File: flow/design.v
module fairArb (
	input logic [15:0] bids,
	output logic [15:0] wins,
	input logic get_next_win,
	input logic clk,
	input logic rst
		);
	parameter SIZE = 3;
	parameter S0=3'b000, S1=3'b001, S2=3'b010, S3=3'b011, S4=3'b100, S5=3'b101, S6=3'b110;
	logic [SIZE-1:0] state;
	logic [SIZE-1:0] next_state;
	logic [3:0] dec1;
	logic [3:0] dec2;
	logic [15:0] bid1;
	logic [15:0] bid2;
	logic [15:0] b [15:0];
	logic [15:0] d [15:0];
	logic [15:0] out_check;
	logic [3:0] new_priority;
	logic [3:0] pr_in;
	logic [15:0] bids_cycle_f;
	logic [3:0] priority_f;
	logic [3:0] priority_d;
	logic [15:0] wins_d;
	logic sB, sD;
	logic [1:0] sC;
	always @ (*) begin
		case (sC)
			2'b00: priority_d = dec2;
			2'b01: priority_d = priority_f;
			2'b10: priority_d = pr_in;
			2'b11: priority_d = 0;
		endcase
	end
	always @ (*) begin
		case (sB)
			1'b0: wins_d = bid1;
			1'b1: wins_d = bid2;
		endcase
	end
	always @ (*) begin
		case (sD)
			1'b0: begin
				bid2 = out_check;
				pr_in = new_priority + 1;
			end
			1'b1: begin
				bid2 = d[priority_f];
				pr_in = priority_f + 1;
			end
		endcase
	end
	always @ (*) begin
		bids_cycle_f = bids;
		next_state = S0;
		new_priority = 4'd0;
		out_check = 16'd0;
		if ((bids_cycle_f & 16'd1) != 16'b0) begin
			bid1 = 16'd1;
		end
		else if ((bids_cycle_f & 16'd2) != 16'b0) begin
			bid1 = 16'd2;
		end
		else if ((bids_cycle_f & 16'd4) != 16'b0) begin
			bid1 = 16'd4;
		end
		else if ((bids_cycle_f & 16'd8) != 16'b0) begin
			bid1 = 16'd8;
		end
		else if ((bids_cycle_f & 16'd16) != 16'b0) begin
			bid1 = 16'd16;
		end
		else if ((bids_cycle_f & 16'd32) != 16'b0) begin
			bid1 = 16'd32;
		end
		else if ((bids_cycle_f & 16'd64) != 16'b0) begin
			bid1 = 16'd64;
		end
		else if ((bids_cycle_f & 16'd128) != 16'b0) begin
			bid1 = 16'd128;
		end
		else if ((bids_cycle_f & 16'd256) != 16'b0) begin
			bid1 = 16'd256;
		end
		else if ((bids_cycle_f & 16'd512) != 16'b0) begin
			bid1 = 16'd512;
		end
		else if ((bids_cycle_f & 16'd1024) != 16'b0) begin
			bid1 = 16'd1024;
		end
		else if ((bids_cycle_f & 16'd2048) != 16'b0) begin
			bid1 = 16'd2048;
		end
		else if ((bids_cycle_f & 16'd4096) != 16'b0) begin
			bid1 = 16'd4096;
		end
		else if ((bids_cycle_f & 16'd8192) != 16'b0) begin
			bid1 = 16'd8192;
		end
		else if ((bids_cycle_f & 16'd16384) != 16'b0) begin
			bid1 = 16'd16384;
		end
		else if ((bids_cycle_f & 16'd32768) != 16'b0) begin
			bid1 = 16'd32768;
		end
		else begin
			bid1 = 0;
		end
		d[0] = bids_cycle_f & 16'd1;
		b[0] = (bids_cycle_f & 16'd1) >> 0;
		d[1] = bids_cycle_f & 16'd2;
		b[1] = (bids_cycle_f & 16'd2) >> 1;
		d[2] = bids_cycle_f & 16'd4;
		b[2] = (bids_cycle_f & 16'd4) >> 2;
		d[3] = bids_cycle_f & 16'd8;
		b[3] = (bids_cycle_f & 16'd8) >> 3;
		d[4] = bids_cycle_f & 16'd16;
		b[4] = (bids_cycle_f & 16'd16) >> 4;
		d[5] = bids_cycle_f & 16'd32;
		b[5] = (bids_cycle_f & 16'd32) >> 5;
		d[6] = bids_cycle_f & 16'd64;
		b[6] = (bids_cycle_f & 16'd64) >> 6;
		d[7] = bids_cycle_f & 16'd128;
		b[7] = (bids_cycle_f & 16'd128) >> 7;
		d[8] = bids_cycle_f & 16'd256;
		b[8] = (bids_cycle_f & 16'd256) >> 8;
		d[9] = bids_cycle_f & 16'd512;
		b[9] = (bids_cycle_f & 16'd512) >> 9;
		d[10] = bids_cycle_f & 16'd1024;
		b[10] = (bids_cycle_f & 16'd1024) >> 10;
		d[11] = bids_cycle_f & 16'd2048;
		b[11] = (bids_cycle_f & 16'd2048) >> 11;
		d[12] = bids_cycle_f & 16'd4096;
		b[12] = (bids_cycle_f & 16'd4096) >> 12;
		d[13] = bids_cycle_f & 16'd8192;
		b[13] = (bids_cycle_f & 16'd8192) >> 13;
		d[14] = bids_cycle_f & 16'd16384;
		b[14] = (bids_cycle_f & 16'd16384) >> 14;
		d[15] = bids_cycle_f & 16'd32768;
		b[15] = (bids_cycle_f & 16'd32768) >> 15;
                case (wins_d)
                16'd1: begin
                        dec1 = 0;
                end
                16'd2: begin
                        dec1 = 1;
                end
                16'd4: begin
                        dec1 = 2;
                end
                16'd8: begin
                        dec1 = 3;
                end
                16'd16: begin
                        dec1 = 4;
                end
                16'd32: begin
                        dec1 = 5;
                end
                16'd64: begin
                        dec1 = 6;
                end
                16'd128: begin
                        dec1 = 7;
                end
                16'd256: begin
                        dec1 = 8;
                end
                16'd512: begin
                        dec1 = 9;
                end
                16'd1024: begin
                        dec1 = 10;
                end
                16'd2048: begin
                        dec1 = 11;
                end
                16'd4096: begin
                        dec1 = 12;
                end
                16'd8192: begin
                        dec1 = 13;
                end
                16'd16384: begin
                        dec1 = 14;
                end
                16'd32768: begin
                        dec1 = 15;
                end
                default: begin
                        dec1 = 0;
                end
                endcase
		dec2 = dec1 + 1'b1;
		sD = b[priority_f] & 1'b1;
		if (bids_cycle_f == 16'b0) begin
			out_check = 16'b0;
			new_priority = new_priority;
		end
		else begin
			case (priority_f)
			5'd0: begin
			case (1'b1)
			b[1]: begin
			  new_priority = 1;
			  out_check = d[1];
			end
			b[2]: begin
			  new_priority = 2;
			  out_check = d[2];
			end
			b[3]: begin
			  new_priority = 3;
			  out_check = d[3];
			end
			b[4]: begin
			  new_priority = 4;
			  out_check = d[4];
			end
			b[5]: begin
			  new_priority = 5;
			  out_check = d[5];
			end
			b[6]: begin
			  new_priority = 6;
			  out_check = d[6];
			end
			b[7]: begin
			  new_priority = 7;
			  out_check = d[7];
			end
			b[8]: begin
			  new_priority = 8;
			  out_check = d[8];
			end
			b[9]: begin
			  new_priority = 9;
			  out_check = d[9];
			end
			b[10]: begin
			  new_priority = 10;
			  out_check = d[10];
			end
			b[11]: begin
			  new_priority = 11;
			  out_check = d[11];
			end
			b[12]: begin
			  new_priority = 12;
			  out_check = d[12];
			end
			b[13]: begin
			  new_priority = 13;
			  out_check = d[13];
			end
			b[14]: begin
			  new_priority = 14;
			  out_check = d[14];
			end
			b[15]: begin
			  new_priority = 15;
			  out_check = d[15];
			end
			endcase
			end
			5'd1: begin
			case (1'b1)
			b[2]: begin
			  new_priority = 2;
			  out_check = d[2];
			end
			b[3]: begin
			  new_priority = 3;
			  out_check = d[3];
			end
			b[4]: begin
			  new_priority = 4;
			  out_check = d[4];
			end
			b[5]: begin
			  new_priority = 5;
			  out_check = d[5];
			end
			b[6]: begin
			  new_priority = 6;
			  out_check = d[6];
			end
			b[7]: begin
			  new_priority = 7;
			  out_check = d[7];
			end
			b[8]: begin
			  new_priority = 8;
			  out_check = d[8];
			end
			b[9]: begin
			  new_priority = 9;
			  out_check = d[9];
			end
			b[10]: begin
			  new_priority = 10;
			  out_check = d[10];
			end
			b[11]: begin
			  new_priority = 11;
			  out_check = d[11];
			end
			b[12]: begin
			  new_priority = 12;
			  out_check = d[12];
			end
			b[13]: begin
			  new_priority = 13;
			  out_check = d[13];
			end
			b[14]: begin
			  new_priority = 14;
			  out_check = d[14];
			end
			b[15]: begin
			  new_priority = 15;
			  out_check = d[15];
			end
			b[0]: begin
			  new_priority = 0;
			  out_check = d[0];
			end
			endcase
			end
			5'd2: begin
			case (1'b1)
			b[3]: begin
			  new_priority = 3;
			  out_check = d[3];
			end
			b[4]: begin
			  new_priority = 4;
			  out_check = d[4];
			end
			b[5]: begin
			  new_priority = 5;
			  out_check = d[5];
			end
			b[6]: begin
			  new_priority = 6;
			  out_check = d[6];
			end
			b[7]: begin
			  new_priority = 7;
			  out_check = d[7];
			end
			b[8]: begin
			  new_priority = 8;
			  out_check = d[8];
			end
			b[9]: begin
			  new_priority = 9;
			  out_check = d[9];
			end
			b[10]: begin
			  new_priority = 10;
			  out_check = d[10];
			end
			b[11]: begin
			  new_priority = 11;
			  out_check = d[11];
			end
			b[12]: begin
			  new_priority = 12;
			  out_check = d[12];
			end
			b[13]: begin
			  new_priority = 13;
			  out_check = d[13];
			end
			b[14]: begin
			  new_priority = 14;
			  out_check = d[14];
			end
			b[15]: begin
			  new_priority = 15;
			  out_check = d[15];
			end
			b[0]: begin
			  new_priority = 0;
			  out_check = d[0];
			end
			b[1]: begin
			  new_priority = 1;
			  out_check = d[1];
			end
			endcase
			end
			5'd3: begin
			case (1'b1)
			b[4]: begin
			  new_priority = 4;
			  out_check = d[4];
			end
			b[5]: begin
			  new_priority = 5;
			  out_check = d[5];
			end
			b[6]: begin
			  new_priority = 6;
			  out_check = d[6];
			end
			b[7]: begin
			  new_priority = 7;
			  out_check = d[7];
			end
			b[8]: begin
			  new_priority = 8;
			  out_check = d[8];
			end
			b[9]: begin
			  new_priority = 9;
			  out_check = d[9];
			end
			b[10]: begin
			  new_priority = 10;
			  out_check = d[10];
			end
			b[11]: begin
			  new_priority = 11;
			  out_check = d[11];
			end
			b[12]: begin
			  new_priority = 12;
			  out_check = d[12];
			end
			b[13]: begin
			  new_priority = 13;
			  out_check = d[13];
			end
			b[14]: begin
			  new_priority = 14;
			  out_check = d[14];
			end
			b[15]: begin
			  new_priority = 15;
			  out_check = d[15];
			end
			b[0]: begin
			  new_priority = 0;
			  out_check = d[0];
			end
			b[1]: begin
			  new_priority = 1;
			  out_check = d[1];
			end
			b[2]: begin
			  new_priority = 2;
			  out_check = d[2];
			end
			endcase
			end
			5'd4: begin
			case (1'b1)
			b[5]: begin
			  new_priority = 5;
			  out_check = d[5];
			end
			b[6]: begin
			  new_priority = 6;
			  out_check = d[6];
			end
			b[7]: begin
			  new_priority = 7;
			  out_check = d[7];
			end
			b[8]: begin
			  new_priority = 8;
			  out_check = d[8];
			end
			b[9]: begin
			  new_priority = 9;
			  out_check = d[9];
			end
			b[10]: begin
			  new_priority = 10;
			  out_check = d[10];
			end
			b[11]: begin
			  new_priority = 11;
			  out_check = d[11];
			end
			b[12]: begin
			  new_priority = 12;
			  out_check = d[12];
			end
			b[13]: begin
			  new_priority = 13;
			  out_check = d[13];
			end
			b[14]: begin
			  new_priority = 14;
			  out_check = d[14];
			end
			b[15]: begin
			  new_priority = 15;
			  out_check = d[15];
			end
			b[0]: begin
			  new_priority = 0;
			  out_check = d[0];
			end
			b[1]: begin
			  new_priority = 1;
			  out_check = d[1];
			end
			b[2]: begin
			  new_priority = 2;
			  out_check = d[2];
			end
			b[3]: begin
			  new_priority = 3;
			  out_check = d[3];
			end
			endcase
			end
			5'd5: begin
			case (1'b1)
			b[6]: begin
			  new_priority = 6;
			  out_check = d[6];
			end
			b[7]: begin
			  new_priority = 7;
			  out_check = d[7];
			end
			b[8]: begin
			  new_priority = 8;
			  out_check = d[8];
			end
			b[9]: begin
			  new_priority = 9;
			  out_check = d[9];
			end
			b[10]: begin
			  new_priority = 10;
			  out_check = d[10];
			end
			b[11]: begin
			  new_priority = 11;
			  out_check = d[11];
			end
			b[12]: begin
			  new_priority = 12;
			  out_check = d[12];
			end
			b[13]: begin
			  new_priority = 13;
			  out_check = d[13];
			end
			b[14]: begin
			  new_priority = 14;
			  out_check = d[14];
			end
			b[15]: begin
			  new_priority = 15;
			  out_check = d[15];
			end
			b[0]: begin
			  new_priority = 0;
			  out_check = d[0];
			end
			b[1]: begin
			  new_priority = 1;
			  out_check = d[1];
			end
			b[2]: begin
			  new_priority = 2;
			  out_check = d[2];
			end
			b[3]: begin
			  new_priority = 3;
			  out_check = d[3];
			end
			b[4]: begin
			  new_priority = 4;
			  out_check = d[4];
			end
			endcase
			end
			5'd6: begin
			case (1'b1)
			b[7]: begin
			  new_priority = 7;
			  out_check = d[7];
			end
			b[8]: begin
			  new_priority = 8;
			  out_check = d[8];
			end
			b[9]: begin
			  new_priority = 9;
			  out_check = d[9];
			end
			b[10]: begin
			  new_priority = 10;
			  out_check = d[10];
			end
			b[11]: begin
			  new_priority = 11;
			  out_check = d[11];
			end
			b[12]: begin
			  new_priority = 12;
			  out_check = d[12];
			end
			b[13]: begin
			  new_priority = 13;
			  out_check = d[13];
			end
			b[14]: begin
			  new_priority = 14;
			  out_check = d[14];
			end
			b[15]: begin
			  new_priority = 15;
			  out_check = d[15];
			end
			b[0]: begin
			  new_priority = 0;
			  out_check = d[0];
			end
			b[1]: begin
			  new_priority = 1;
			  out_check = d[1];
			end
			b[2]: begin
			  new_priority = 2;
			  out_check = d[2];
			end
			b[3]: begin
			  new_priority = 3;
			  out_check = d[3];
			end
			b[4]: begin
			  new_priority = 4;
			  out_check = d[4];
			end
			b[5]: begin
			  new_priority = 5;
			  out_check = d[5];
			end
			endcase
			end
			5'd7: begin
			case (1'b1)
			b[8]: begin
			  new_priority = 8;
			  out_check = d[8];
			end
			b[9]: begin
			  new_priority = 9;
			  out_check = d[9];
			end
			b[10]: begin
			  new_priority = 10;
			  out_check = d[10];
			end
			b[11]: begin
			  new_priority = 11;
			  out_check = d[11];
			end
			b[12]: begin
			  new_priority = 12;
			  out_check = d[12];
			end
			b[13]: begin
			  new_priority = 13;
			  out_check = d[13];
			end
			b[14]: begin
			  new_priority = 14;
			  out_check = d[14];
			end
			b[15]: begin
			  new_priority = 15;
			  out_check = d[15];
			end
			b[0]: begin
			  new_priority = 0;
			  out_check = d[0];
			end
			b[1]: begin
			  new_priority = 1;
			  out_check = d[1];
			end
			b[2]: begin
			  new_priority = 2;
			  out_check = d[2];
			end
			b[3]: begin
			  new_priority = 3;
			  out_check = d[3];
			end
			b[4]: begin
			  new_priority = 4;
			  out_check = d[4];
			end
			b[5]: begin
			  new_priority = 5;
			  out_check = d[5];
			end
			b[6]: begin
			  new_priority = 6;
			  out_check = d[6];
			end
			endcase
			end
			5'd8: begin
			case (1'b1)
			b[9]: begin
			  new_priority = 9;
			  out_check = d[9];
			end
			b[10]: begin
			  new_priority = 10;
			  out_check = d[10];
			end
			b[11]: begin
			  new_priority = 11;
			  out_check = d[11];
			end
			b[12]: begin
			  new_priority = 12;
			  out_check = d[12];
			end
			b[13]: begin
			  new_priority = 13;
			  out_check = d[13];
			end
			b[14]: begin
			  new_priority = 14;
			  out_check = d[14];
			end
			b[15]: begin
			  new_priority = 15;
			  out_check = d[15];
			end
			b[0]: begin
			  new_priority = 0;
			  out_check = d[0];
			end
			b[1]: begin
			  new_priority = 1;
			  out_check = d[1];
			end
			b[2]: begin
			  new_priority = 2;
			  out_check = d[2];
			end
			b[3]: begin
			  new_priority = 3;
			  out_check = d[3];
			end
			b[4]: begin
			  new_priority = 4;
			  out_check = d[4];
			end
			b[5]: begin
			  new_priority = 5;
			  out_check = d[5];
			end
			b[6]: begin
			  new_priority = 6;
			  out_check = d[6];
			end
			b[7]: begin
			  new_priority = 7;
			  out_check = d[7];
			end
			endcase
			end
			5'd9: begin
			case (1'b1)
			b[10]: begin
			  new_priority = 10;
			  out_check = d[10];
			end
			b[11]: begin
			  new_priority = 11;
			  out_check = d[11];
			end
			b[12]: begin
			  new_priority = 12;
			  out_check = d[12];
			end
			b[13]: begin
			  new_priority = 13;
			  out_check = d[13];
			end
			b[14]: begin
			  new_priority = 14;
			  out_check = d[14];
			end
			b[15]: begin
			  new_priority = 15;
			  out_check = d[15];
			end
			b[0]: begin
			  new_priority = 0;
			  out_check = d[0];
			end
			b[1]: begin
			  new_priority = 1;
			  out_check = d[1];
			end
			b[2]: begin
			  new_priority = 2;
			  out_check = d[2];
			end
			b[3]: begin
			  new_priority = 3;
			  out_check = d[3];
			end
			b[4]: begin
			  new_priority = 4;
			  out_check = d[4];
			end
			b[5]: begin
			  new_priority = 5;
			  out_check = d[5];
			end
			b[6]: begin
			  new_priority = 6;
			  out_check = d[6];
			end
			b[7]: begin
			  new_priority = 7;
			  out_check = d[7];
			end
			b[8]: begin
			  new_priority = 8;
			  out_check = d[8];
			end
			endcase
			end
			5'd10: begin
			case (1'b1)
			b[11]: begin
			  new_priority = 11;
			  out_check = d[11];
			end
			b[12]: begin
			  new_priority = 12;
			  out_check = d[12];
			end
			b[13]: begin
			  new_priority = 13;
			  out_check = d[13];
			end
			b[14]: begin
			  new_priority = 14;
			  out_check = d[14];
			end
			b[15]: begin
			  new_priority = 15;
			  out_check = d[15];
			end
			b[0]: begin
			  new_priority = 0;
			  out_check = d[0];
			end
			b[1]: begin
			  new_priority = 1;
			  out_check = d[1];
			end
			b[2]: begin
			  new_priority = 2;
			  out_check = d[2];
			end
			b[3]: begin
			  new_priority = 3;
			  out_check = d[3];
			end
			b[4]: begin
			  new_priority = 4;
			  out_check = d[4];
			end
			b[5]: begin
			  new_priority = 5;
			  out_check = d[5];
			end
			b[6]: begin
			  new_priority = 6;
			  out_check = d[6];
			end
			b[7]: begin
			  new_priority = 7;
			  out_check = d[7];
			end
			b[8]: begin
			  new_priority = 8;
			  out_check = d[8];
			end
			b[9]: begin
			  new_priority = 9;
			  out_check = d[9];
			end
			endcase
			end
			5'd11: begin
			case (1'b1)
			b[12]: begin
			  new_priority = 12;
			  out_check = d[12];
			end
			b[13]: begin
			  new_priority = 13;
			  out_check = d[13];
			end
			b[14]: begin
			  new_priority = 14;
			  out_check = d[14];
			end
			b[15]: begin
			  new_priority = 15;
			  out_check = d[15];
			end
			b[0]: begin
			  new_priority = 0;
			  out_check = d[0];
			end
			b[1]: begin
			  new_priority = 1;
			  out_check = d[1];
			end
			b[2]: begin
			  new_priority = 2;
			  out_check = d[2];
			end
			b[3]: begin
			  new_priority = 3;
			  out_check = d[3];
			end
			b[4]: begin
			  new_priority = 4;
			  out_check = d[4];
			end
			b[5]: begin
			  new_priority = 5;
			  out_check = d[5];
			end
			b[6]: begin
			  new_priority = 6;
			  out_check = d[6];
			end
			b[7]: begin
			  new_priority = 7;
			  out_check = d[7];
			end
			b[8]: begin
			  new_priority = 8;
			  out_check = d[8];
			end
			b[9]: begin
			  new_priority = 9;
			  out_check = d[9];
			end
			b[10]: begin
			  new_priority = 10;
			  out_check = d[10];
			end
			endcase
			end
			5'd12: begin
			case (1'b1)
			b[13]: begin
			  new_priority = 13;
			  out_check = d[13];
			end
			b[14]: begin
			  new_priority = 14;
			  out_check = d[14];
			end
			b[15]: begin
			  new_priority = 15;
			  out_check = d[15];
			end
			b[0]: begin
			  new_priority = 0;
			  out_check = d[0];
			end
			b[1]: begin
			  new_priority = 1;
			  out_check = d[1];
			end
			b[2]: begin
			  new_priority = 2;
			  out_check = d[2];
			end
			b[3]: begin
			  new_priority = 3;
			  out_check = d[3];
			end
			b[4]: begin
			  new_priority = 4;
			  out_check = d[4];
			end
			b[5]: begin
			  new_priority = 5;
			  out_check = d[5];
			end
			b[6]: begin
			  new_priority = 6;
			  out_check = d[6];
			end
			b[7]: begin
			  new_priority = 7;
			  out_check = d[7];
			end
			b[8]: begin
			  new_priority = 8;
			  out_check = d[8];
			end
			b[9]: begin
			  new_priority = 9;
			  out_check = d[9];
			end
			b[10]: begin
			  new_priority = 10;
			  out_check = d[10];
			end
			b[11]: begin
			  new_priority = 11;
			  out_check = d[11];
			end
			endcase
			end
			5'd13: begin
			case (1'b1)
			b[14]: begin
			  new_priority = 14;
			  out_check = d[14];
			end
			b[15]: begin
			  new_priority = 15;
			  out_check = d[15];
			end
			b[0]: begin
			  new_priority = 0;
			  out_check = d[0];
			end
			b[1]: begin
			  new_priority = 1;
			  out_check = d[1];
			end
			b[2]: begin
			  new_priority = 2;
			  out_check = d[2];
			end
			b[3]: begin
			  new_priority = 3;
			  out_check = d[3];
			end
			b[4]: begin
			  new_priority = 4;
			  out_check = d[4];
			end
			b[5]: begin
			  new_priority = 5;
			  out_check = d[5];
			end
			b[6]: begin
			  new_priority = 6;
			  out_check = d[6];
			end
			b[7]: begin
			  new_priority = 7;
			  out_check = d[7];
			end
			b[8]: begin
			  new_priority = 8;
			  out_check = d[8];
			end
			b[9]: begin
			  new_priority = 9;
			  out_check = d[9];
			end
			b[10]: begin
			  new_priority = 10;
			  out_check = d[10];
			end
			b[11]: begin
			  new_priority = 11;
			  out_check = d[11];
			end
			b[12]: begin
			  new_priority = 12;
			  out_check = d[12];
			end
			endcase
			end
			5'd14: begin
			case (1'b1)
			b[15]: begin
			  new_priority = 15;
			  out_check = d[15];
			end
			b[0]: begin
			  new_priority = 0;
			  out_check = d[0];
			end
			b[1]: begin
			  new_priority = 1;
			  out_check = d[1];
			end
			b[2]: begin
			  new_priority = 2;
			  out_check = d[2];
			end
			b[3]: begin
			  new_priority = 3;
			  out_check = d[3];
			end
			b[4]: begin
			  new_priority = 4;
			  out_check = d[4];
			end
			b[5]: begin
			  new_priority = 5;
			  out_check = d[5];
			end
			b[6]: begin
			  new_priority = 6;
			  out_check = d[6];
			end
			b[7]: begin
			  new_priority = 7;
			  out_check = d[7];
			end
			b[8]: begin
			  new_priority = 8;
			  out_check = d[8];
			end
			b[9]: begin
			  new_priority = 9;
			  out_check = d[9];
			end
			b[10]: begin
			  new_priority = 10;
			  out_check = d[10];
			end
			b[11]: begin
			  new_priority = 11;
			  out_check = d[11];
			end
			b[12]: begin
			  new_priority = 12;
			  out_check = d[12];
			end
			b[13]: begin
			  new_priority = 13;
			  out_check = d[13];
			end
			endcase
			end
			5'd15: begin
			case (1'b1)
			b[0]: begin
			  new_priority = 0;
			  out_check = d[0];
			end
			b[1]: begin
			  new_priority = 1;
			  out_check = d[1];
			end
			b[2]: begin
			  new_priority = 2;
			  out_check = d[2];
			end
			b[3]: begin
			  new_priority = 3;
			  out_check = d[3];
			end
			b[4]: begin
			  new_priority = 4;
			  out_check = d[4];
			end
			b[5]: begin
			  new_priority = 5;
			  out_check = d[5];
			end
			b[6]: begin
			  new_priority = 6;
			  out_check = d[6];
			end
			b[7]: begin
			  new_priority = 7;
			  out_check = d[7];
			end
			b[8]: begin
			  new_priority = 8;
			  out_check = d[8];
			end
			b[9]: begin
			  new_priority = 9;
			  out_check = d[9];
			end
			b[10]: begin
			  new_priority = 10;
			  out_check = d[10];
			end
			b[11]: begin
			  new_priority = 11;
			  out_check = d[11];
			end
			b[12]: begin
			  new_priority = 12;
			  out_check = d[12];
			end
			b[13]: begin
			  new_priority = 13;
			  out_check = d[13];
			end
			b[14]: begin
			  new_priority = 14;
			  out_check = d[14];
			end
			endcase
			end
			endcase
		end
        case (state)
        S0: begin
			sB = 0;
			sC = 2'b11;
			next_state = S1;
        end
        S1: begin
			sB = 0;
			sC = 2'b00;
			next_state = S2;
		end
		S2: begin
			sB = 1;
			if (get_next_win == 1)  begin
				if (bids_cycle_f == 16'b0) begin
					sC = 2'b01;
				end
				else begin
					sC = 2'b10;
				end
			end
			else begin
				sC = 2'b01;
			end
			next_state = S2;
		end
		default: begin
			sC = 2'b11;
			sB = 0;
		end
		endcase
	end
	always @ (posedge clk) begin
		if (~rst) begin
			wins <= 0;
		end
		else begin
			wins <= wins_d;
		end
	end
	always @ (posedge clk) begin
		if (~rst) begin
			priority_f <= 0;
		end
		else begin
			priority_f <= priority_d;
		end
	end
	always @ (posedge clk) begin
		if (~rst) begin
			state <= S0;
		end
		else begin
			state <= next_state;
		end
	end
endmodule
File: flow/run.sh
#!/bin/bash
# the make line also repeats each setting of config.mk as NAME=value (left out here)
make -C /OpenROAD-flow-scripts/flow DESIGN_CONFIG=/design/flow/config.mk WORK_HOME=/design/flow/orfs CLKGATE_MAP_FILE= finish
File: flow/config.mk
export PLATFORM = sky130hd
export DESIGN_NAME = fairArb
export DESIGN_NICKNAME = fairArb
export VERILOG_FILES = /design/flow/design.v
export SDC_FILE = /design/flow/constraint.sdc
export NUM_CORES = 4
export LEC_CHECK = 0
export CAP_MARGIN = 10
export CELL_PAD_IN_SITES_DETAIL_PLACEMENT = 1
export CELL_PAD_IN_SITES_GLOBAL_PLACEMENT = 2
export CORE_MARGIN = 10
export CORE_UTILIZATION = 40
export GPL_TIMING_DRIVEN = 0
export MAX_ROUTING_LAYER = met5
export MIN_ROUTING_LAYER = met1
export PLACE_DENSITY_LB_ADDON = 0.01
export SLEW_MARGIN = 20
export TNS_END_PERCENT = 95
File: flow/constraint.sdc
create_clock -name core_clock -period 4.0 [get_ports {clk}]
set_input_delay 0.8000 -clock core_clock [delete_from_list [all_inputs] [get_ports {clk}]]
set_output_delay 0.8000 -clock core_clock [all_outputs]
set_load 0.01 [all_outputs]
==> results.sh, run 1 <==
# physical design summary
export IMPL_final_period_utilization_pct=98.0
export IMPL_fp_util_pct=41.7
export IMPL_p_leak_nw=1.19
export IMPL_clkPwrFrac_pct=19.5
export IMPL_fp_coreArea_mm2=0.00646
export IMPL_worstSkewPairLatency_ps=260
export IMPL_worstReg2RegEnd="priority_f[2]$_SDFFE_PN0P_"
export IMPL_whs_path_depth=1
export IMPL_drt_wl_total_um=12500
export IMPL_final_nets=441
export IMPL_via_per_inst=6.77
export IMPL_cts_root_buf="clkbuf_8"
export IMPL_synthArstFlopShare_pct=0
export IMPL_pwr_density_cell_mw_per_mm2=224
export IMPL_finalHoldViolCount=0
export IMPL_synth_net_count=399
export IMPL_reg2reg_from="priority_f[0]$_SDFFE_PN0P_"
export IMPL_path_class="input pin to flip-flop"
export IMPL_synth_warnings=3
export IMPL_peakVddDrop_mv=0.171
export IMPL_top_area_cell="dfxtp_1"
export IMPL_hold_end="state[2]$_DFF_P_"
export IMPL_cts_clk_slew_worst_paths_ps=80
export IMPL_gp_congestion=1.02
export IMPL_topCombFamilyByArea="simple AND/OR/NAND/NOR gates"
export IMPL_syn_avg_cell_area_um2=7.11
export IMPL_min_from="state[0]$_DFF_P_"
export IMPL_port_buffers=27
export IMPL_synthFlopType="dfxtp_1"
export IMPL_setup_viol=0
export IMPL_synth_cellmix_simpleShare_pct=39.7
export IMPL_clock_sinks=23
export IMPL_die_x_um=102
export IMPL_crit_start="bids[2]"
export IMPL_min_path_type="flip-flop to flip-flop"
export IMPL_p_comb_share_pct=46.8
export IMPL_drt_first_pass_iters=5
export IMPL_place_inst=483
export IMPL_gr_total_overflow=0
export IMPL_fp_dieArea_mm2=0.0104
export IMPL_intPower_mw=0.426
export IMPL_hold_ws_ps=443
export IMPL_largestPowerGroup="combinational cells"
export IMPL_worst_slew_pin_slew_ps=752
export IMPL_cp_max_fo=10
export IMPL_critPathSlowestCell="a2111o_1"
export IMPL_cts_tree="built"
export IMPL_maxSlewHeadroom_pct=49.8
export IMPL_wire_per_inst_um=25.1
export IMPL_drc_errors=0
export IMPL_grt_start_max_net_pins=14
export IMPL_yosys_cell_count_top_type="nand2_1"
export IMPL_grt_pass1_vias=3373
export IMPL_compound_area_share_pct=34.6
export IMPL_syn2layout_area_growth_pct=21.1
export IMPL_slowest_delay_ps=450
export IMPL_pg_clk_mw=0.142
export IMPL_ant_nets=0
export IMPL_powerSeq_mw=0.247
export IMPL_die_y_um=102
export IMPL_antennaDiodeCount=0
export IMPL_ys_flops=23
export IMPL_yosysCellCount=379
export IMPL_finalClockSkew_ps=5.47
export IMPL_io_pins=35
export IMPL_globalRouteTotalUtil_pct=23.0
export IMPL_warnings=26
export IMPL_critPathLaunchType="input pin"
export IMPL_ys_types=84
export IMPL_first_iter_violations=361
export IMPL_fmax_ghz=0.255
export IMPL_pwr_share_seq_pct=33.7
export IMPL_topCellsByArea="dfxtp_1 (17%), a21oi_1 (4.6%), nand2_1 (4.5%)"
export IMPL_synth_area_mm2=0.00270
export IMPL_clockBufferDepth=2
export IMPL_combinationalPower_mw=0.343
export IMPL_critical_path_buf_inv_count=4
export IMPL_netlist_instances=379
export IMPL_cts_max_level=1
export IMPL_ys_seq_share_pct=17.1
export IMPL_yosys_area_share_adder_pct=0.464
export IMPL_critPathCaptureType="flip-flop"
export IMPL_cts_hold_fix_buffers=0
export IMPL_yosys_area_share_xor_xnor_pct=0
export IMPL_p_total_mw=0.732
export IMPL_min_period_ps=3920
export IMPL_rows=29
export IMPL_edf_count=0
export IMPL_yosysTopAreaCellShare_pct=17.1
export IMPL_grt_pass1_wl_um=18900
export IMPL_switching_share_pct=41.9
export IMPL_reg2reg_slack_ps=150
export IMPL_yosysChipArea_mm2=0.00270
export IMPL_path_depth=16
export IMPL_vias=3365
export IMPL_antenna_found_initial=0
export IMPL_cts_made_buffers=3
export IMPL_crit_family="AND-OR/OR-AND gates"
export IMPL_required_ps=4190
export IMPL_synthMuxAreaShare_pct=0.836
export IMPL_path_cells="clkdlybuf4s50_1 > buf_6 > or3b_1 > a2111o_1 > buf_4 > o211ai_2 > a21oi_2 > o211ai_2 > a31oi_4 > and4_1 > nand4_1 > ha_1 > inv_1 > and4b_1 > a211o_1 > a21oi_2"
export IMPL_reg2regPathDepth=14
export IMPL_power_switching_mw=0.307
export IMPL_maxCapViolCount=0
export IMPL_stdcell_count=497
export IMPL_endpoint="priority_f[2]$_SDFFE_PN0P_"
export IMPL_fill_cells=844
export IMPL_status="no timing/DRC/antenna violations"
export IMPL_common_cells="nand2_1 (32), nor2_1 (31), a21oi_1 (25)"
export IMPL_crit_arrival_ps=4110
export IMPL_dp_hpwl_um=9450
export IMPL_maxSlewViolCount=0
[area by class of cell]
type                       instances  area [um^2]  share of cell area [%]
multi-input combinational        314         2110                    64.8
inverter                          11         41.3                    1.26
buffer                            31          158                    4.83
clock inverter                     1         5.00                   0.153
tap                               77         96.3                    2.95
sequential                        23          460                    14.1
clock buffer                       3         41.3                    1.26
timing repair buffer              37          348                    10.7
[repair_timing]
action | in CTS | in global routing
setup buffers | 4 | 6
gates resized | 4 | 19
pin swaps | 2 | 5
setup endpoints to repair | 2 | 2
gates cloned | 0 | 0
[per-stage QoR]
stage / setup WS (ps) / instance area (um^2) / setup TNS [ps] / util [%]
global placement: -446 / 3060 / -803 / 47.4
floorplan: 588 / 2700 / 0 / -
finish: 81.2 / 3260 / 0 / 50.5
detailed placement: -453 / 3060 / -774 / 47.4
CTS: 2.24 / 3160 / 0 / 49.0
global route: -8.31 / 3260 / -8.31 / 50.5
[per-layer routing]
| metal | global-route usage, % | vias to the layer above | routed length [um] |
|---|---|---|---|
| met2 | 34.0 | 189 | 5580 |
| met4 | 8.79 | 0 | 354 |
| li1 | - | 1512 | - |
| met5 | 0 | - | 0 |
| met3 | 4.99 | 25 | 1080 |
| met1 | 31.7 | 1639 | 5440 |
==> run 2: changes to the inputs <==
Settings changed: CAP_MARGIN 10 to 15, CELL_PAD_IN_SITES_DETAIL_PLACEMENT 1 to not set, CELL_PAD_IN_SITES_GLOBAL_PLACEMENT 2 to not set, CORE_MARGIN 10 to 2, CORE_UTILIZATION 40 to 72, CTS_CLUSTER_DIAMETER set to 366, CTS_CLUSTER_SIZE set to 51, GPL_TIMING_DRIVEN 0 to not set, MAX_ROUTING_LAYER met5 to not set, MIN_ROUTING_LAYER met1 to not set, PLACE_DENSITY set to 0.66, PLACE_DENSITY_LB_ADDON 0.01 to not set, SETUP_SLACK_MARGIN set to -0.03, TNS_END_PERCENT 95 to not set.
Clock period 4.0 ns to 2.28 ns, I/O delays scaled along.
==> run 2 against run 1 <==
Net effect: die size fell by 59%; synthesized cell count did not move; the flow now stops in detailed placement; area after synthesis did not move.
==> results.sh, run 2 <==
# flow metrics
export IMPL_status="did not finish"
export IMPL_stop_stage="detailed placement"
export IMPL_firstError="[ERROR DPL-0038] Utilization greater than 100%, impossible to legalize"
export IMPL_common_cells="nand2_1 (32), nor2_1 (31), a21oi_1 (25)"
export IMPL_ys_types=84
export IMPL_topCellsByArea="dfxtp_1 (17%), a21oi_1 (4.6%), nand2_1 (4.5%)"
export IMPL_yosysTopAreaCellShare_pct=17.1
export IMPL_die_y_um=65.2
export IMPL_yosys_cell_count_top_type="nand2_1"
export IMPL_yosysChipArea_mm2=0.00270
export IMPL_fp_util_pct=74.2
export IMPL_yosys_area_share_adder_pct=0.464
export IMPL_syn_avg_cell_area_um2=7.11
export IMPL_gp_congestion=1.21
export IMPL_topCombFamilyByArea="simple AND/OR/NAND/NOR gates"
export IMPL_fp_coreArea_mm2=0.00363
export IMPL_yosysCellCount=379
export IMPL_synthArstFlopShare_pct=0
export IMPL_synth_cellmix_simpleShare_pct=39.7
export IMPL_synthFlopType="dfxtp_1"
export IMPL_rows=22
export IMPL_die_x_um=65.2
export IMPL_ys_seq_share_pct=17.1
export IMPL_yosys_area_share_xor_xnor_pct=0
export IMPL_synth_warnings=3
export IMPL_synth_net_count=399
export IMPL_port_buffers=34
export IMPL_compound_area_share_pct=34.6
export IMPL_io_pins=35
export IMPL_synthMuxAreaShare_pct=0.836
export IMPL_synth_area_mm2=0.00270
export IMPL_top_area_cell="dfxtp_1"
export IMPL_ys_flops=23
export IMPL_netlist_instances=379
export IMPL_fp_dieArea_mm2=0.00425
export IMPL_edf_count=0
## run 2: per-stage QoR
stage | instances | setup TNS (ps) | setup slack [ps]
2_1_floorplan | 379 | -1680 | -699
3_3_place_gp | 585 | -10570 | -1130
==> run 3: changes to the inputs <==
Settings changed: ABC_AREA set to 1, CAP_MARGIN 15 to 20, CORE_ASPECT_RATIO set to 0.88, CORE_MARGIN 2 to 8, CORE_UTILIZATION 72 to 39, CTS_CLUSTER_DIAMETER 366 to 65, CTS_CLUSTER_SIZE 51 to not set, MAX_ROUTING_LAYER set to met5, PLACE_DENSITY 0.66 to not set, PLACE_DENSITY_LB_ADDON set to 0.18, SETUP_SLACK_MARGIN -0.03 to -0.01.
Clock period 2.28 ns to 2.35 ns, I/O delays scaled along.
==> run 3 against run 2 <==
Net effect: the layout now fails its checks (setup timing); area after synthesis about the same; die size up 130%; synthesized cell count up 42%.
==> results.sh, run 3 <==
# physical design summary
export IMPL_ys_seq_share_pct=17.1
export IMPL_place_inst=814
export IMPL_grt_pass1_vias=4284
export IMPL_setup_viol=4
export IMPL_fp_coreArea_mm2=0.00669
export IMPL_required_ps=2480
export IMPL_yosysChipArea_mm2=0.00269
export IMPL_stdcell_count=842
export IMPL_crit_family="simple AND/OR/NAND/NOR gates"
export IMPL_gr_total_overflow=0
export IMPL_fp_dieArea_mm2=0.00982
export IMPL_topCellsByArea="nand2_1 (29%), dfxtp_1 (17%), nor2_1 (12%)"
export IMPL_common_cells="nand2_1 (209), nor2_1 (85), inv_1 (67)"
export IMPL_fill_cells=536
export IMPL_crit_top_cell="nand2_2"
export IMPL_syn_avg_cell_area_um2=5.01
export IMPL_cts_max_level=1
export IMPL_syn2layout_area_growth_pct=92.2
export IMPL_timing_final_ws_setup_ps=-332
export IMPL_drt_wl_total_um=14100
export IMPL_edf_count=0
export IMPL_synthArstFlopShare_pct=0
export IMPL_final_nets=773
export IMPL_placed_cell_area_mm2=0.00431
export IMPL_critical_path_buf_inv_count=2
export IMPL_min_period_ps=2680
export IMPL_warnings=28
export IMPL_cts_tree="built"
export IMPL_pg_clk_mw=0.250
export IMPL_yosys_area_share_xor_xnor_pct=0
export IMPL_worstReg2RegEnd="priority_f[2]$_SDFFE_PN0P_"
export IMPL_peakVddDrop_mv=0.327
export IMPL_finalClockSkew_ps=2.78
export IMPL_largestPowerGroup="combinational cells"
export IMPL_maxSlewHeadroom_pct=54.3
export IMPL_postLayoutCellArea_mm2=0.00517
export IMPL_ys_flops=23
export IMPL_yosysTopAreaCellShare_pct=29.1
export IMPL_busiest_layer="met2"
export IMPL_power_switching_mw=0.792
export IMPL_antennaDiodeCount=0
export IMPL_ant_nets=0
export IMPL_crit_arrival_ps=2810
export IMPL_synthFlopType="dfxtp_1"
export IMPL_via_per_inst=5.28
export IMPL_use_met1_pct=33.5
export IMPL_cts_root_buf="clkbuf_8"
export IMPL_so_faults="setup timing"
export IMPL_wire_per_inst_um=16.7
export IMPL_synthMuxAreaShare_pct=0
export IMPL_slowest_delay_ps=440
export IMPL_path_class="flip-flop to flip-flop"
export IMPL_antenna_found_initial=0
export IMPL_reg2regPathDepth=19
export IMPL_synth_net_count=557
export IMPL_p_total_mw=1.85
export IMPL_path_cells="buf_4 > nand2_4 > nor2_1 > nand2_2 > nand2_2 > nor2_2 > nand2_2 > nor3_4 > buf_6 > nand3_1 > nand2_1 > nand2_2 > nand2_2 > nor2_4 > nand3_2 > ha_4 > nand3b_1 > nand3_2 > a21oi_2"
export IMPL_clockBufferDepth=2
export IMPL_critPathSlowestCell="dfxtp_4"
export IMPL_pwr_density_cell_mw_per_mm2=358
export IMPL_hold_end="state[2]$_DFF_P_"
export IMPL_cts_clk_slew_worst_paths_ps=80
export IMPL_path_depth=19
export IMPL_vias=4449
export IMPL_yosysCellCount=537
export IMPL_finalCoreUtilization_pct=77.3
export IMPL_die_y_um=93.9
export IMPL_globalRouteTotalUtil_pct=27.5
export IMPL_io_pins=35
export IMPL_grt_use_met3_pct=4.60
export IMPL_grt_pass1_wl_um=21500
export IMPL_pwr_share_seq_pct=23.3
export IMPL_endpoint="priority_f[2]$_SDFFE_PN0P_"
export IMPL_rows=28
export IMPL_powerSeq_mw=0.432
export IMPL_cts_made_buffers=3
export IMPL_whs_path_depth=2
export IMPL_clkPwrFrac_pct=13.5
export IMPL_fmax_ghz=0.373
export IMPL_intPower_mw=1.06
export IMPL_rsz0062_at_grt="yes"
export IMPL_p_leak_nw=2.78
export IMPL_combinationalPower_mw=1.17
export IMPL_finalHoldViolCount=0
export IMPL_worst_slew_pin_slew_ps=685
export IMPL_p_comb_share_pct=63.2
export IMPL_fin_tns_setup_ps=-821
export IMPL_gp_congestion=1.13
export IMPL_maxCapViolCount=0
export IMPL_dp_hpwl_um=10800
export IMPL_port_buffers=34
export IMPL_die_x_um=105
export IMPL_maxSlewViolCount=0
export IMPL_fp_util_pct=40.2
export IMPL_clock_sinks=23
export IMPL_reg2reg_from="priority_f[1]$_SDFFE_PN0P_"
export IMPL_grt_start_max_net_pins=23
export IMPL_ys_types=29
export IMPL_cp_max_fo=8
export IMPL_min_path_type="flip-flop to flip-flop"
export IMPL_reg2reg_slack_ps=-330
export IMPL_status="finished with violations"
export IMPL_switching_share_pct=42.7
export IMPL_crit_start="priority_f[1]$_SDFFE_PN0P_"
export IMPL_topCombFamilyByArea="simple AND/OR/NAND/NOR gates"
export IMPL_critPathCaptureType="flip-flop"
export IMPL_compound_area_share_pct=10.5
export IMPL_drc_errors=0
export IMPL_worstSkewPairLatency_ps=270
export IMPL_yosys_cell_count_top_type="nand2_1"
export IMPL_cts_hold_fix_buffers=0
export IMPL_synth_warnings=3
export IMPL_critPathLaunchType="flip-flop"
export IMPL_synth_cellmix_simpleShare_pct=59.3
export IMPL_final_period_utilization_pct=114
export IMPL_min_from="state[0]$_DFF_P_"
export IMPL_yosys_area_share_adder_pct=0.465
export IMPL_top_area_cell="nand2_1"
export IMPL_met2_usage_pct=46.7
export IMPL_first_iter_violations=373
export IMPL_drt_first_pass_iters=7
export IMPL_synth_area_mm2=0.00269
export IMPL_netlist_instances=537
[run 3: area by class of cell]
| type | instances | area [um^2] | area share [%] |
|---|---|---|---|
| multi-input cells | 431 | 2440 | 47.2 |
| repair buffers | 224 | 1820 | 35.2 |
| flip-flops and latches | 23 | 470 | 9.09 |
| inverters | 70 | 285 | 5.51 |
| well taps | 90 | 113 | 2.18 |
| clock buffers | 4 | 45.0 | 0.870 |
[run 3: routing by layer]
layer | vias up | part of all wire (%)
li1 | 2118 | -
met1 | 2009 | 41
met2 | 262 | 46
met3 | 60 | 8.7
met4 | 0 | 4.8
met5 | - | 0
[run 3: metrics by stage]
step	hold slack (ps)	setup WS [ps]
finish	432	-332
global route	482	-450
CTS	432	-203
detailed placement	417	-901
global placement	394	-833
floorplan	390	-7.15
[run 3: what timing repair did]
action                     in CTS  in global routing
hold endpoints to repair        0                  0
buffers inserted               13                 11
pin swaps                      30                 47
setup endpoints to repair      20                  6
gates resized                 116                 94
==> run 4: changes to the inputs <==
Settings changed: ABC_AREA 1 to not set, CAP_MARGIN 20 to 5, CELL_PAD_IN_SITES_GLOBAL_PLACEMENT set to 3, CORE_ASPECT_RATIO 0.88 to not set, CORE_MARGIN 8 to 2, CORE_UTILIZATION 39 to 32, CTS_CLUSTER_DIAMETER 65 to 333, CTS_CLUSTER_SIZE set to 79, GPL_ROUTABILITY_DRIVEN set to 0, GPL_TIMING_DRIVEN set to 0, MAX_ROUTING_LAYER met5 to met4, PLACE_DENSITY_LB_ADDON 0.18 to 0.22, SETUP_SLACK_MARGIN -0.01 to 1.06.
Clock period 2.35 ns to 5.56 ns, I/O delays scaled along.
==> run 4 against run 3 <==
Net effect: now clean on timing, DRC and antenna; power shrank 72%; die size shrank 6.6%; global-route usage shrank 0.83 points; clock skew grew 4.6 ps; via count shrank 27%; clock-buffer cell count shrank 1; sequential share of layout area grew 5.4 points; flip-flop count is the same; synthesized cell count shrank 29%; sequential power shrank 59%; first-iteration DRC count shrank 21%; cell count shrank 39%; critical path type is now input pin to flip-flop; critical endpoint unchanged.
==> results.sh, run 4 <==
# physical design summary
export IMPL_status="no timing/DRC/antenna violations"
export IMPL_seqCellArea_um2=460
export IMPL_crit_start="bids[15]"
export IMPL_whs_path_depth=1
export IMPL_path_cells="clkdlybuf4s50_1 > nor4_4 > nand3_2 > nand2_4 > nor2_4 > a31oi_2 > and4_1 > nand4_1 > ha_1 > inv_1 > a41oi_1 > a211o_1 > a21oi_2"
export IMPL_final_nets=432
export IMPL_ys_seq_share_pct=17.1
export IMPL_synthArstFlopShare_pct=0
export IMPL_grt_start_max_net_pins=14
export IMPL_setup_viol=0
export IMPL_pg_clk_mw=0.103
export IMPL_critPathSlowestCell="nor4_4"
export IMPL_worstReg2RegEnd="priority_f[2]$_SDFFE_PN0P_"
export IMPL_hold_ws_ps=438
export IMPL_syn_avg_cell_area_um2=7.11
export IMPL_via_per_inst=6.32
export IMPL_critical_path_buf_inv_count=2
export IMPL_power_switching_mw=0.211
export IMPL_cts_made_buffers=3
export IMPL_maxCapViolCount=0
export IMPL_wire_per_inst_um=22.3
export IMPL_compound_area_share_pct=34.6
export IMPL_min_from="state[0]$_DFF_P_"
export IMPL_pwr_share_seq_pct=34.5
export IMPL_topCellsByArea="dfxtp_1 (17%), a21oi_1 (4.6%), nand2_1 (4.5%)"
export IMPL_fill_cells=901
export IMPL_worst_slew_pin_slew_ps=776
export IMPL_final_period_utilization_pct=77.9
export IMPL_topCombFamilyByArea="simple AND/OR/NAND/NOR gates"
export IMPL_clock_sinks=23
export IMPL_netlist_instances=379
export IMPL_worstSkewPairLatency_ps=270
export IMPL_antennaDiodeCount=0
export IMPL_ys_types=84
export IMPL_pwr_density_cell_mw_per_mm2=161
export IMPL_synth_net_count=399
export IMPL_rsz0062_at_grt="no"
export IMPL_p_comb_share_pct=45.5
export IMPL_cts_root_buf="clkbuf_8"
export IMPL_drc_errors=0
export IMPL_critPathCaptureType="flip-flop"
export IMPL_cts_tree="built"
export IMPL_first_iter_violations=295
export IMPL_yosysTopAreaCellShare_pct=17.1
export IMPL_ant_nets=0
export IMPL_yosys_area_share_adder_pct=0.464
export IMPL_syn2layout_area_growth_pct=18.1
export IMPL_logic_area_mm2=0.00207
export IMPL_p_leak_nw=1.13
export IMPL_synth_warnings=3
export IMPL_fp_coreArea_mm2=0.00818
export IMPL_clockBufferDepth=2
export IMPL_grt_pass1_vias=3056
export IMPL_intPower_mw=0.302
export IMPL_min_path_type="flip-flop to flip-flop"
export IMPL_rows=33
export IMPL_fin_tns_setup_ps=0
export IMPL_path_depth=13
export IMPL_cts_hold_fix_buffers=0
export IMPL_path_class="input pin to flip-flop"
export IMPL_drt_first_pass_iters=5
export IMPL_dp_hpwl_um=8830
export IMPL_die_y_um=95.8
export IMPL_cp_max_fo=10
export IMPL_crit_arrival_ps=4530
export IMPL_io_pins=35
export IMPL_globalRouteTotalUtil_pct=26.7
export IMPL_synth_area_mm2=0.00270
export IMPL_die_x_um=95.8
export IMPL_synth_cellmix_simpleShare_pct=39.7
export IMPL_gr_total_overflow=0
export IMPL_peakVddDrop_mv=0.113
export IMPL_edf_count=0
export IMPL_antenna_found_initial=0
export IMPL_warnings=26
export IMPL_maxSlewHeadroom_pct=48.1
export IMPL_powerSeq_mw=0.177
export IMPL_yosysCellCount=379
export IMPL_grt_pass1_wl_um=17800
export IMPL_endpoint="priority_f[2]$_SDFFE_PN0P_"
export IMPL_maxSlewViolCount=0
export IMPL_finalClockSkew_ps=7.35
export IMPL_cts_max_level=1
export IMPL_critPathLaunchType="input pin"
export IMPL_fp_util_pct=33.0
export IMPL_slowest_delay_ps=760
export IMPL_largestPowerGroup="combinational cells"
export IMPL_vias=3259
export IMPL_top_area_cell="dfxtp_1"
export IMPL_common_cells="nand2_1 (32), nor2_1 (31), a21oi_1 (25)"
export IMPL_combinationalPower_mw=0.233
export IMPL_required_ps=5760
export IMPL_reg2reg_from="priority_f[0]$_SDFFE_PN0P_"
export IMPL_reg2regPathDepth=14
export IMPL_min_period_ps=4330
export IMPL_yosys_cell_count_top_type="nand2_1"
export IMPL_synthMuxAreaShare_pct=0.836
export IMPL_cts_clk_slew_worst_paths_ps=80
export IMPL_hold_end="state[2]$_DFF_P_"
export IMPL_finalHoldViolCount=0
export IMPL_fmax_ghz=0.231
export IMPL_clkPwrFrac_pct=20.1
export IMPL_yosysChipArea_mm2=0.00270
export IMPL_drt_wl_total_um=11500
export IMPL_port_buffers=27
export IMPL_fp_dieArea_mm2=0.00917
export IMPL_yosys_area_share_xor_xnor_pct=0
export IMPL_ys_flops=23
export IMPL_synthFlopType="dfxtp_1"
export IMPL_reg2reg_slack_ps=1910
export IMPL_switching_share_pct=41.1
export IMPL_crit_family="simple AND/OR/NAND/NOR gates"
## run 4: area by class of cell
cell class	count	share of cell area, %
Sequential cell	23	14.5
Clock inverter	1	0.157
Clock buffer	3	1.30
Timing Repair Buffer	28	8.73
Buffer	31	4.91
Inverter	11	1.30
Multi-Input combinational cell	314	65.0
Tap cell	105	4.13
## run 4: metrics by stage
step	setup slack (ps)	instances	total power [mW]	cell area (um^2)	utilization, %
floorplan	1840	379	0.328	2700	-
global placement	826	511	0.410	3100	37.9
detailed placement	852	511	0.405	3100	37.9
CTS	1130	515	0.509	3140	38.4
global route	1090	516	0.544	3180	38.9
finish	1230	516	0.513	3180	38.9
## run 4: routing by layer
layer  track usage (%)  wire length, um
met1              35.5             5070
met4              9.29              498
met5                 -                0
met2              39.5             4980
met3              6.50              971
## run 4: what timing repair did
item / 4_1_cts / 5_1_grt
setup buffers: 0 / 1
setup endpoints to repair: 0 / 2
gates resized: 0 / 8
==> run 5: changes to the inputs <==
Settings changed: CAP_MARGIN 5 to 20, CELL_PAD_IN_SITES_GLOBAL_PLACEMENT 3 to not set, CORE_UTILIZATION 32 to 50, CTS_CLUSTER_DIAMETER 333 to not set, CTS_CLUSTER_SIZE 79 to not set, GPL_ROUTABILITY_DRIVEN 0 to not set, GPL_TIMING_DRIVEN 0 to not set, MAX_ROUTING_LAYER met4 to not set, PLACE_DENSITY_LB_ADDON 0.22 to not set, SETUP_SLACK_MARGIN 1.06 to -0.25.
Clock period 5.56 ns to 2.72 ns, I/O delays scaled along.
==> run 5 against run 4 <==
Net effect: the run now fails in global routing; area after synthesis unchanged; die size down 35%; synthesized cell count unchanged.
==> results.sh, run 5 <==
# flow metrics
export IMPL_status="did not finish"
export IMPL_stop_stage="global routing"
export IMPL_firstError="[ERROR GRT-0232] Routing congestion too high. Check the congestion heatmap in the GUI."
export IMPL_synth_net_count=399
export IMPL_globalRouteTotalUtil_pct=75.9
export IMPL_netlist_instances=379
export IMPL_fp_dieArea_mm2=0.00599
export IMPL_gr_total_overflow=126
export IMPL_edf_count=0
export IMPL_synthMuxAreaShare_pct=0.836
export IMPL_yosysChipArea_mm2=0.00270
export IMPL_ys_flops=23
export IMPL_compound_area_share_pct=34.6
export IMPL_yosysTopAreaCellShare_pct=17.1
export IMPL_topCellsByArea="dfxtp_1 (17%), a21oi_1 (4.6%), nand2_1 (4.5%)"
export IMPL_clock_sinks=23
export IMPL_io_pins=35
export IMPL_ys_seq_share_pct=17.1
export IMPL_yosys_cell_count_top_type="nand2_1"
export IMPL_topCombFamilyByArea="simple AND/OR/NAND/NOR gates"
export IMPL_synth_cellmix_simpleShare_pct=39.7
export IMPL_top_area_cell="dfxtp_1"
export IMPL_synthArstFlopShare_pct=0
export IMPL_port_buffers=34
export IMPL_cts_hold_fix_buffers=0
export IMPL_yosys_area_share_xor_xnor_pct=0
export IMPL_synth_warnings=3
export IMPL_die_y_um=77.4
export IMPL_syn_avg_cell_area_um2=7.11
export IMPL_yosys_area_share_adder_pct=0.464
export IMPL_ys_types=84
export IMPL_clockBufferDepth=2
export IMPL_gp_congestion=1.12
export IMPL_synth_area_mm2=0.00270
export IMPL_rows=26
export IMPL_synthFlopType="dfxtp_1"
export IMPL_common_cells="nand2_1 (32), nor2_1 (31), a21oi_1 (25)"
export IMPL_die_x_um=77.4
export IMPL_cts_made_buffers=3
export IMPL_fp_util_pct=52.4
export IMPL_dp_hpwl_um=9520
export IMPL_fp_coreArea_mm2=0.00514
export IMPL_cts_root_buf="clkbuf_8"
export IMPL_yosysCellCount=379
export IMPL_cts_max_level=1
-- run 5: through the flow --
stage	setup WS (ps)	cells	power [mW]	instance area, um^2	util (%)
2_1_floorplan	-350	379	0.671	2700	-
3_3_place_gp	-905	620	1.00	4290	83.4
3_5_place_dp	-964	620	1.01	4290	83.4
4_1_cts	-431	653	1.26	4640	90.2
-- run 5: repair_timing --
item,in CTS
pin swaps,35
buffers inserted,34
gates resized,60
endpoints found under the setup margin,4
-- run 5: layer usage --
layer	overflow	GRT usage [%]
met1	1	75.4
met2	82	99.0
met3	2	51.7
met4	41	81.8
met5	0	0
==> run 6: changes to the inputs <==
Settings changed: CORE_UTILIZATION 50 to 70, CTS_CLUSTER_SIZE set to 51, PLACE_DENSITY set to 0.64, SETUP_SLACK_MARGIN -0.25 to -0.03.
Clock period 2.72 ns to 2.48 ns, I/O delays scaled along.
==> run 6 against run 5 <==
Net effect: the run fails in detailed placement; area after synthesis did not move; synthesized cell count did not move; die size fell by 27%.
==> results.sh, run 6 <==
# flow metrics
export IMPL_ys_seq_share_pct=17.1
export IMPL_topCombFamilyByArea="simple AND/OR/NAND/NOR gates"
export IMPL_status="did not finish"
export IMPL_stop_stage="detailed placement"
export IMPL_synthArstFlopShare_pct=0
export IMPL_io_pins=35
export IMPL_synth_warnings=3
export IMPL_syn_avg_cell_area_um2=7.11
export IMPL_synthMuxAreaShare_pct=0.836
export IMPL_fp_dieArea_mm2=0.00436
export IMPL_synth_area_mm2=0.00270
export IMPL_topCellsByArea="dfxtp_1 (17%), a21oi_1 (4.6%), nand2_1 (4.5%)"
export IMPL_yosysTopAreaCellShare_pct=17.1
export IMPL_fp_util_pct=73.1
export IMPL_gp_congestion=1.24
export IMPL_synth_cellmix_simpleShare_pct=39.7
export IMPL_edf_count=0
export IMPL_port_buffers=34
export IMPL_compound_area_share_pct=34.6
export IMPL_synthFlopType="dfxtp_1"
export IMPL_fp_coreArea_mm2=0.00369
export IMPL_yosys_cell_count_top_type="nand2_1"
export IMPL_top_area_cell="dfxtp_1"
export IMPL_netlist_instances=379
export IMPL_common_cells="nand2_1 (32), nor2_1 (31), a21oi_1 (25)"
export IMPL_firstError="[ERROR DPL-0038] Utilization greater than 100%, impossible to legalize"
export IMPL_yosysCellCount=379
export IMPL_yosysChipArea_mm2=0.00270
export IMPL_ys_types=84
export IMPL_die_x_um=66.1
export IMPL_die_y_um=66.1
export IMPL_yosys_area_share_xor_xnor_pct=0
export IMPL_ys_flops=23
export IMPL_rows=22
export IMPL_synth_net_count=399
export IMPL_yosys_area_share_adder_pct=0.464
## run 6: stage by stage
step / hold WS [ps] / std cells / power (mW)
after floorplan: 412 / 379 / 0.742
after global placement: 416 / 587 / 1.05
==> run 7: changes to the inputs <==
Settings changed: CORE_ASPECT_RATIO set to 0.5, CORE_MARGIN 2 to 10, CORE_UTILIZATION 70 to 60, CTS_CLUSTER_DIAMETER set to 362, CTS_CLUSTER_SIZE 51 to 93, HOLD_SLACK_MARGIN set to -0.07, PLACE_DENSITY 0.64 to not set, SETUP_SLACK_MARGIN -0.03 to not set, TNS_END_PERCENT set to 20.
Clock period 2.48 ns to 4.0 ns, I/O delays scaled along.
==> run 7 against run 6 <==
Net effect: die size increased by 77%; now clean on timing, DRC and antenna; area after synthesis unchanged; synthesized cell count unchanged.
==> results.sh, run 7 <==
# physical design summary
export IMPL_peakVddDrop_mv=0.169
export IMPL_ys_types=84
export IMPL_setup_viol=0
export IMPL_synth_net_count=399
export IMPL_fill_cells=320
export IMPL_finalCoreUtilization_pct=78.4
export IMPL_maxSlewHeadroom_pct=44.1
export IMPL_min_path_type="flip-flop to flip-flop"
export IMPL_edf_count=0
export IMPL_dp_hpwl_um=8480
export IMPL_critPathSlowestCell="nor3b_1"
export IMPL_switching_share_pct=39.5
export IMPL_yosysTopAreaCellShare_pct=17.1
export IMPL_critPathLaunchType="input pin"
export IMPL_ys_seq_share_pct=17.1
export IMPL_clkPwrFrac_pct=18.6
export IMPL_path_class="input pin to flip-flop"
export IMPL_clockBufferDepth=2
export IMPL_port_buffers=34
export IMPL_die_x_um=115
export IMPL_yosysCellCount=379
export IMPL_synthArstFlopShare_pct=0
export IMPL_compound_area_share_pct=34.6
export IMPL_antennaDiodeCount=0
export IMPL_place_inst=493
export IMPL_pwr_density_cell_mw_per_mm2=217
export IMPL_via_per_inst=7.27
export IMPL_drc_errors=0
export IMPL_yosys_cell_count_top_type="nand2_1"
export IMPL_critPathCaptureType="flip-flop"
export IMPL_intPower_mw=0.449
export IMPL_hold_end="state[2]$_DFF_P_"
export IMPL_powerSeq_mw=0.257
export IMPL_gp_congestion=1.22
export IMPL_combinationalPower_mw=0.348
export IMPL_syn_avg_cell_area_um2=7.11
export IMPL_cts_root_buf="clkbuf_8"
export IMPL_reg2reg_from="priority_f[2]$_SDFFE_PN0P_"
export IMPL_grt_start_max_net_pins=25
export IMPL_dr_wl_met2_um=4360
export IMPL_synthMuxAreaShare_pct=0.836
export IMPL_drt_first_pass_iters=8
export IMPL_synth_cellmix_simpleShare_pct=39.7
export IMPL_whs_path_depth=1
export IMPL_stdcell_count=497
export IMPL_top_area_cell="dfxtp_1"
export IMPL_die_y_um=67.4
export IMPL_finalClockSkew_ps=7.78
export IMPL_io_pins=35
export IMPL_final_nets=461
export IMPL_common_cells="nand2_1 (32), nor2_1 (31), a21oi_1 (25)"
export IMPL_crit_top_cell="a21oi_1"
export IMPL_cts_made_buffers=3
export IMPL_min_period_ps=3860
export IMPL_antenna_found_initial=0
export IMPL_maxSlewViolCount=0
export IMPL_slowest_delay_ps=630
export IMPL_path_cells="clkdlybuf4s50_1 > or2b_1 > a21oi_1 > nor3b_1 > a21oi_1 > o311ai_0 > a31oi_1 > nor2b_1 > nand4_1 > ha_1 > inv_1 > and4b_1 > a211o_1 > a21oi_2"
export IMPL_largestPowerGroup="combinational cells"
export IMPL_cts_max_level=1
export IMPL_wire_per_inst_um=22.0
export IMPL_finalHoldViolCount=0
export IMPL_globalRouteTotalUtil_pct=26.8
export IMPL_yosysChipArea_mm2=0.00270
export IMPL_yosys_area_share_adder_pct=0.464
export IMPL_crit_family="simple AND/OR/NAND/NOR gates"
export IMPL_fp_coreArea_mm2=0.00436
export IMPL_p_comb_share_pct=46.8
export IMPL_crit_start="bids[5]"
export IMPL_syn2layout_area_growth_pct=26.8
export IMPL_min_from="state[0]$_DFF_P_"
export IMPL_cp_max_fo=6
export IMPL_rsz0062_at_grt="no"
export IMPL_fp_util_pct=61.8
export IMPL_power_switching_mw=0.294
export IMPL_gr_total_overflow=0
export IMPL_required_ps=4190
export IMPL_wl_met3_um=1970
export IMPL_p_leak_nw=1.35
export IMPL_ant_nets=0
export IMPL_crit_arrival_ps=4050
export IMPL_reg2reg_slack_ps=180
export IMPL_fmax_ghz=0.259
export IMPL_pg_clk_mw=0.138
export IMPL_grt_pass1_wl_um=16700
export IMPL_vias=3613
export IMPL_cts_post_setup_buffers_inserted=0
export IMPL_drt_wl_total_um=10900
export IMPL_highest_signal_layer="met5"
export IMPL_cts_clk_slew_worst_paths_ps=80
export IMPL_netlist_instances=379
export IMPL_topCombFamilyByArea="simple AND/OR/NAND/NOR gates"
export IMPL_endpoint="priority_f[2]$_SDFFE_PN0P_"
export IMPL_grt_pass1_vias=3179
export IMPL_status="no timing/DRC/antenna violations"
export IMPL_synthFlopType="dfxtp_1"
export IMPL_path_depth=14
export IMPL_reg2regPathDepth=13
export IMPL_synth_warnings=3
export IMPL_warnings=28
export IMPL_clock_sinks=23
export IMPL_worstSkewPairLatency_ps=260
export IMPL_yosys_area_share_xor_xnor_pct=0
export IMPL_wl_met1_um=4210
export IMPL_critical_path_buf_inv_count=2
export IMPL_final_period_utilization_pct=96.6
export IMPL_rows=17
export IMPL_cts_tree="built"
export IMPL_pwr_share_seq_pct=34.6
export IMPL_maxCapViolCount=0
export IMPL_synth_area_mm2=0.00270
export IMPL_worstReg2RegEnd="priority_f[2]$_SDFFE_PN0P_"
export IMPL_first_iter_violations=687
export IMPL_worst_slew_pin_slew_ps=837
export IMPL_ys_flops=23
export IMPL_fp_dieArea_mm2=0.00774
export IMPL_topCellsByArea="dfxtp_1 (17%), a21oi_1 (4.6%), nand2_1 (4.5%)"
[run 7: repair_timing]
action,4_1_cts,5_1_grt
endpoints found under the setup margin,0,2
hold buffers,0,0
gates resized,0,4
[run 7: final cells by class]
class	instances	area [um^2]	share of cell area (%)
Timing Repair Buffer	88	751	22.0
Sequential cell	23	460	13.5
Tap cell	57	71.3	2.09
Multi-Input combinational cell	314	2050	60.0
Inverter	11	41.3	1.21
Clock buffer	4	45.0	1.32
[run 7: routing by layer]
layer | vias up | track usage, %
met5 | - | 3.64
met4 | 2 | 7.06
met3 | 74 | 10.5
met2 | 370 | 40.4
met1 | 1611 | 34.7
li1 | 1556 | -
[run 7: per-stage QoR]
stage                     hold WS (ps)  area (um^2)  TNS [ps]  power [mW]  worst slack [ps]
final                              462         3420         0       0.743               138
after global routing               494         3420         0       0.770              12.8
after global placement             422         3360      -157       0.584              -123
after CTS                          469         3400         0       0.722               191
after detailed placement           456         3360     -85.9       0.588             -85.9
after floorplan                    412         2700         0       0.456               588
No activity file was given, so power comes from the tool's default toggle rates.
